==> flow/design.v <==
module alu #(parameter DATA_WIDTH = 32, OP = 3)
(
    input wire start,
    input wire clk,
    input wire reset_n,
    input wire [DATA_WIDTH - 1 : 0] A,
    input wire [DATA_WIDTH - 1 : 0] B,
    input wire [OP - 1 : 0] op,
    output reg [DATA_WIDTH - 1 : 0] result,
    output reg done
);
  localparam AND = 3'b000;   
  localparam OR  = 3'b001;   
  localparam ADD = 3'b010;   
  localparam NOP = 3'b011;   
  localparam SUB = 3'b100;   
  localparam MUL = 3'b101;   
  localparam SLT = 3'b110;   
  reg done_reg;
  reg [DATA_WIDTH - 1 : 0] result_reg;
  always @(posedge clk or negedge reset_n) begin
    if (!reset_n) begin
      result_reg <= 32'h00000000;
    end
    else begin
      if(start) begin
        case (op)
          AND: result_reg <=  A & B;
          OR : result_reg <=  A | B;
          ADD: result_reg <=  A + B;
          SUB: result_reg <=  A - B;
          MUL: result_reg <=  A * B;
          SLT: result_reg <= (A < B) ? 32'b1 : 32'b0;
          default: result_reg <= 32'h00000000;
        endcase
      end
    end
  end
  always @(posedge clk or negedge reset_n) begin
    if(!reset_n) begin
      done_reg <= 1'b0;
    end
    else begin
      if(start && (op != NOP)) begin
        done_reg <= 1'b1;
      end
      else begin
        done_reg <= 1'b0;
      end
    end
  end
  always @(posedge clk or negedge reset_n) begin
    if (!reset_n) begin
      done <= 1'b0;
    end
    else begin
      done <= done_reg;
    end
  end
  always @(posedge clk or negedge reset_n) begin
    if (!reset_n) begin
      result <= 32'h00000000;
    end
    else begin
      result <= result_reg;
    end
  end
endmodule
make LEC_CHECK=0 ABC_AREA=0 CAP_MARGIN=20 CORE_ASPECT_RATIO=0.96 CORE_MARGIN=2 CORE_UTILIZATION=66 CTS_CLUSTER_DIAMETER=358 CTS_CLUSTER_SIZE=43 HOLD_SLACK_MARGIN=-0.02 PLACE_DENSITY=0.6 SETUP_SLACK_MARGIN=-0.48 SLEW_MARGIN=10 finish   # period 7.68 ns
run.sh (not shown) runs the stock make flow with config.mk's settings and CLKGATE_MAP_FILE=.
The starting point completed, yet does not pass: setup timing.
Rerun with:
- ABC_AREA: 0 -> default
- CORE_ASPECT_RATIO: 0.96 -> default
- CORE_UTILIZATION: 66 -> 72
- CTS_CLUSTER_DIAMETER: 358 -> default
- CTS_CLUSTER_SIZE: 43 -> 99
- HOLD_SLACK_MARGIN: -0.02 -> default
- PLACE_DENSITY: 0.6 -> default
- SETUP_SLACK_MARGIN: -0.48 -> default
- SLEW_MARGIN: 10 -> 20
- clock period: 7.68 -> 11.2 ns (I/O delays scaled with it)
Result: Now the flow completed with no timing, DRC or antenna violations. Routed wire length went down by 18%. Sequential share of layout area went up by 0.82 points. Non-clock buffer count went down by 289.
Rerun with:
- CORE_UTILIZATION: 72 -> 63
- CTS_CLUSTER_SIZE: 99 -> default
- SETUP_SLACK_MARGIN: default -> 1.48
- clock period: 11.2 -> 6.65 ns (I/O delays scaled with it)
What happened: The new run did not get past global routing. Synthesized area stays the same. Die area came out higher by roughly a tenth. Synthesized cell count stays the same.
Rerun with:
- CORE_UTILIZATION: 63 -> 58
- SETUP_SLACK_MARGIN: 1.48 -> default
- TNS_END_PERCENT: default -> 5
- clock period: 6.65 -> 7.72 ns (I/O delays scaled with it)
With this change the flow produced a layout that fails on setup timing.
Synthesized area stays the same.
Die size rises by a little under a tenth.
Synthesized cell count is unchanged.
Rerun with:
- CORE_UTILIZATION: 58 -> 45
- TNS_END_PERCENT: 5 -> default
- clock period: 7.72 -> 9.5 ns (I/O delays scaled with it)
After rerunning: With this change the flow produced a clean layout. Utilization came out lower by 20 points. Non-clock buffer count came out lower by 180. Count of clock-buffer cells in the layout came out higher by 2. Worst setup slack gains 1.1 ns. Sequential share of layout area came out higher by 0.43 points. Via count came out lower by 5.6%. Cell count came out lower by 2.1%. Wire length came out higher by 0.34%. Design area came out lower by 6.4%. First-iteration DRC count came out lower by 7.8%.

---

## 01-17
// alu: RTL as listed in full above, without the edits since
clock: 9.23 ns
lec_check: 0
cap_margin: 20
core_margin: 2
core_utilization: 64
slew_margin: 20
The flow did not stop early for 01-17: all stages ran, and the layout cleared the timing, design-rule and antenna checks.
[inputs] 03-05 vs 01-17
# 01-17
export LEC_CHECK = 0
export CAP_MARGIN = 20
export CORE_MARGIN = 2
export CORE_UTILIZATION = 64
export SLEW_MARGIN = 20
create_clock -name core_clock -period 9.23 [get_ports {clk}]
# 03-05
export LEC_CHECK = 0
export CAP_MARGIN = 20
export CORE_MARGIN = 2
export CORE_UTILIZATION = 45
export SLEW_MARGIN = 20
create_clock -name core_clock -period 9.23 [get_ports {clk}]
Notes after the runs:
- Clock buffer count for 03-05: 1 up relative to 01-17
- 03-05 reports a lower utilization of the core after routing than 01-17 does.
- Side by side, global-route usage turned out lower in 03-05 than in 01-17.
- Changes observed in 03-05 relative to 01-17: length of routed wiring on met1 rose 25%, post-layout worst setup margin now larger, placed wire-length estimate grew by about 5%.
- | global-route track usage on met3 | 03-05 vs 01-17 | 11 points lower |
- Changes observed in 03-05 relative to 01-17: design area rose about 0.7%; non-clock buffering overhead in the final layout now sits at about the same level.

---

Starts from the design.v that is shown in full above.
==> flow/config.mk <==
export PLATFORM = sky130hd
export DESIGN_NAME = alu
export DESIGN_NICKNAME = alu
export VERILOG_FILES = /design/flow/design.v
export SDC_FILE = /design/flow/constraint.sdc
export NUM_CORES = 4
export LEC_CHECK = 0
export ABC_AREA = 1
export CAP_MARGIN = 20
export CORE_ASPECT_RATIO = 0.5
export CORE_MARGIN = 2
export CORE_UTILIZATION = 32
export CTS_CLUSTER_DIAMETER = 378
export CTS_CLUSTER_SIZE = 98
export MAX_ROUTING_LAYER = met4
export SLEW_MARGIN = 20
==> flow/constraint.sdc <==
create_clock -name core_clock -period 9.5 [get_ports {clk}]
set_input_delay 1.9000 -clock core_clock [delete_from_list [all_inputs] [get_ports {clk}]]
set_output_delay 1.9000 -clock core_clock [all_outputs]
set_load 0.01 [all_outputs]
The starting point ran to the end with no violations.
Next try:
CORE_ASPECT_RATIO = default   (was 0.5)
CORE_UTILIZATION = 53   (was 32)
PLACE_DENSITY = 0.84   (was default)
Outcome:
- The new run completed without violations
- register-to-register slack is worse by 0.02 ns
- routed wire length falls by 13%
- global-route usage increases by 11 points
- clock skew went up by 0.0038 ns
- design area goes down by 2.0%
- sequential cell count does not change
- setup slack improved by 0.13 ns
- synthesized cell count stays the same
Next try:
CORE_MARGIN = 10   (was 2)
CORE_UTILIZATION = 40   (was 53)
PLACE_DENSITY = default   (was 0.84)
TNS_END_PERCENT = 10   (was default)
Final cell count came out higher by 4.0%. Worst setup slack is worse by 0.078 ns.
Next try:
ABC_AREA = default   (was 1)
CORE_MARGIN = 2   (was 10)
CORE_UTILIZATION = 55   (was 40)
CTS_CLUSTER_DIAMETER = default   (was 378)
MAX_ROUTING_LAYER = default   (was met4)
TNS_END_PERCENT = default   (was 10)
clock period = 4.49 ns   (was 9.5 ns; I/O delays follow)
=> Now the flow completed, yet does not pass: setup timing. Non-clock buffer count came out higher by 530. Clock skew came out higher by 0.0038 ns. Global-route usage came out higher by 24 points. Flip-flop count is unchanged. Worst setup slack degrades by 3.9 ns. Routed wire length came out higher by 32%.

---

// alu: RTL as listed in full above, without the edits since
make LEC_CHECK=0 ABC_AREA=1 CAP_MARGIN=20 CORE_ASPECT_RATIO=0.96 CORE_MARGIN=2 CORE_UTILIZATION=60 CTS_CLUSTER_DIAMETER=312 CTS_CLUSTER_SIZE=100 PLACE_DENSITY_LB_ADDON=0.07 SLEW_MARGIN=10 TNS_END_PERCENT=30 finish   # period 12.4 ns
Change:
Settings changed: ABC_AREA 1 to default, CORE_ASPECT_RATIO 0.96 to default, CORE_UTILIZATION 60 to 66, CTS_CLUSTER_DIAMETER 312 to default, CTS_CLUSTER_SIZE 100 to default, PLACE_DENSITY_LB_ADDON 0.07 to default, SLEW_MARGIN 10 to 20, TNS_END_PERCENT 30 to default.
Clock period 12.4 ns to 7.78 ns, I/O delays scaled along.
This time the run died in global routing (GRT-0116).
Die size came out lower by about a fifth.
Synthesized area came out lower by a little under a tenth.
Synthesized cell count came out lower by a quarter to a third.

---

Starts from the design.v that is shown in full above.
clock: 9.5 ns
lec_check: 0
abc_area: 1
cap_margin: 20
cell_pad_in_sites_detail_placement: 2
core_margin: 2
core_utilization: 40
cts_cluster_size: 42
gpl_routability_driven: 0
hold_slack_margin: 0.02
setup_slack_margin: -0.04
slew_margin: 20
The baseline aborted during global routing (GRT-0116).
==> next run, changes <==
Settings changed: ABC_AREA 1 to unset, CELL_PAD_IN_SITES_DETAIL_PLACEMENT 2 to unset, CTS_CLUSTER_SIZE 42 to unset, HOLD_SLACK_MARGIN 0.02 to unset.
The new run ran to the end with no violations.
Area after synthesis drops by a little under a tenth.
Die area drops by a little under a tenth.
Synthesized cell count drops by a quarter to a third.

---

Starts from the design.v that is shown in full above.
Settings: LEC_CHECK=0, ABC_AREA=0, CAP_MARGIN=20, CORE_ASPECT_RATIO=0.96, CORE_MARGIN=2, CORE_UTILIZATION=65, CTS_CLUSTER_SIZE=29, HOLD_SLACK_MARGIN=-0.02, MAX_ROUTING_LAYER=met4, PLACE_DENSITY=0.6, SETUP_SLACK_MARGIN=2.1, SLEW_MARGIN=10; clock period 7.68 ns.
The baseline never finished: it broke off in global routing (5_1_grt) (GRT-0116).
Then changed:
--- a/flow/config.mk
+++ b/flow/config.mk
@@ -11,8 +11,7 @@
 export CORE_MARGIN = 2
-export CORE_UTILIZATION = 65
+export CORE_UTILIZATION = 58
 export CTS_CLUSTER_SIZE = 29
 export HOLD_SLACK_MARGIN = -0.02
-export MAX_ROUTING_LAYER = met4
 export PLACE_DENSITY = 0.6
-export SETUP_SLACK_MARGIN = 2.1
+export SETUP_SLACK_MARGIN = -0.48
 export SLEW_MARGIN = 10
=> The changed run finished with setup timing left. Die size goes up by 12%. Area after synthesis does not change. Synthesized cell count does not change.
Then changed:
==> flow/config.mk (replaced) <==
export PLATFORM = sky130hd
export DESIGN_NAME = alu
export DESIGN_NICKNAME = alu
export VERILOG_FILES = /design/flow/design.v
export SDC_FILE = /design/flow/constraint.sdc
export NUM_CORES = 4
export LEC_CHECK = 0
export CAP_MARGIN = 20
export CORE_MARGIN = 2
export CORE_UTILIZATION = 57
export SLEW_MARGIN = 20
==> flow/constraint.sdc (replaced) <==
create_clock -name core_clock -period 7.78 [get_ports {clk}]
set_input_delay 1.5560 -clock core_clock [delete_from_list [all_inputs] [get_ports {clk}]]
set_output_delay 1.5560 -clock core_clock [all_outputs]
set_load 0.01 [all_outputs]
- The new run produced a layout that fails on setup timing
- worst hold slack loses 0.0035 ns
- global-route usage increases by 0.95 points
- synthesized area is unchanged
Then changed:
--- a/flow/config.mk
+++ b/flow/config.mk
@@ -9,3 +9,5 @@
 export CORE_MARGIN = 2
-export CORE_UTILIZATION = 57
+export CORE_UTILIZATION = 63
+export CTS_CLUSTER_SIZE = 79
+export HOLD_SLACK_MARGIN = 0.3
 export SLEW_MARGIN = 20
Result: This time the run ended with an error in global routing (5_1_grt) with GRT-0232. Synthesized area stays the same. Die area goes down by 9.3%. Synthesized cell count is unchanged.
Then changed:
--- a/flow/config.mk
+++ b/flow/config.mk
@@ -9,5 +9,5 @@
 export CORE_MARGIN = 2
-export CORE_UTILIZATION = 63
-export CTS_CLUSTER_SIZE = 79
-export HOLD_SLACK_MARGIN = 0.3
+export CORE_UTILIZATION = 64
+export CTS_CLUSTER_SIZE = 35
 export SLEW_MARGIN = 20
+export TNS_END_PERCENT = 5
This time the run reached the layout checks and failed them: setup timing.
Synthesized cell count stays the same.
Synthesized area stays the same.
Die area is lower by 1.5%.
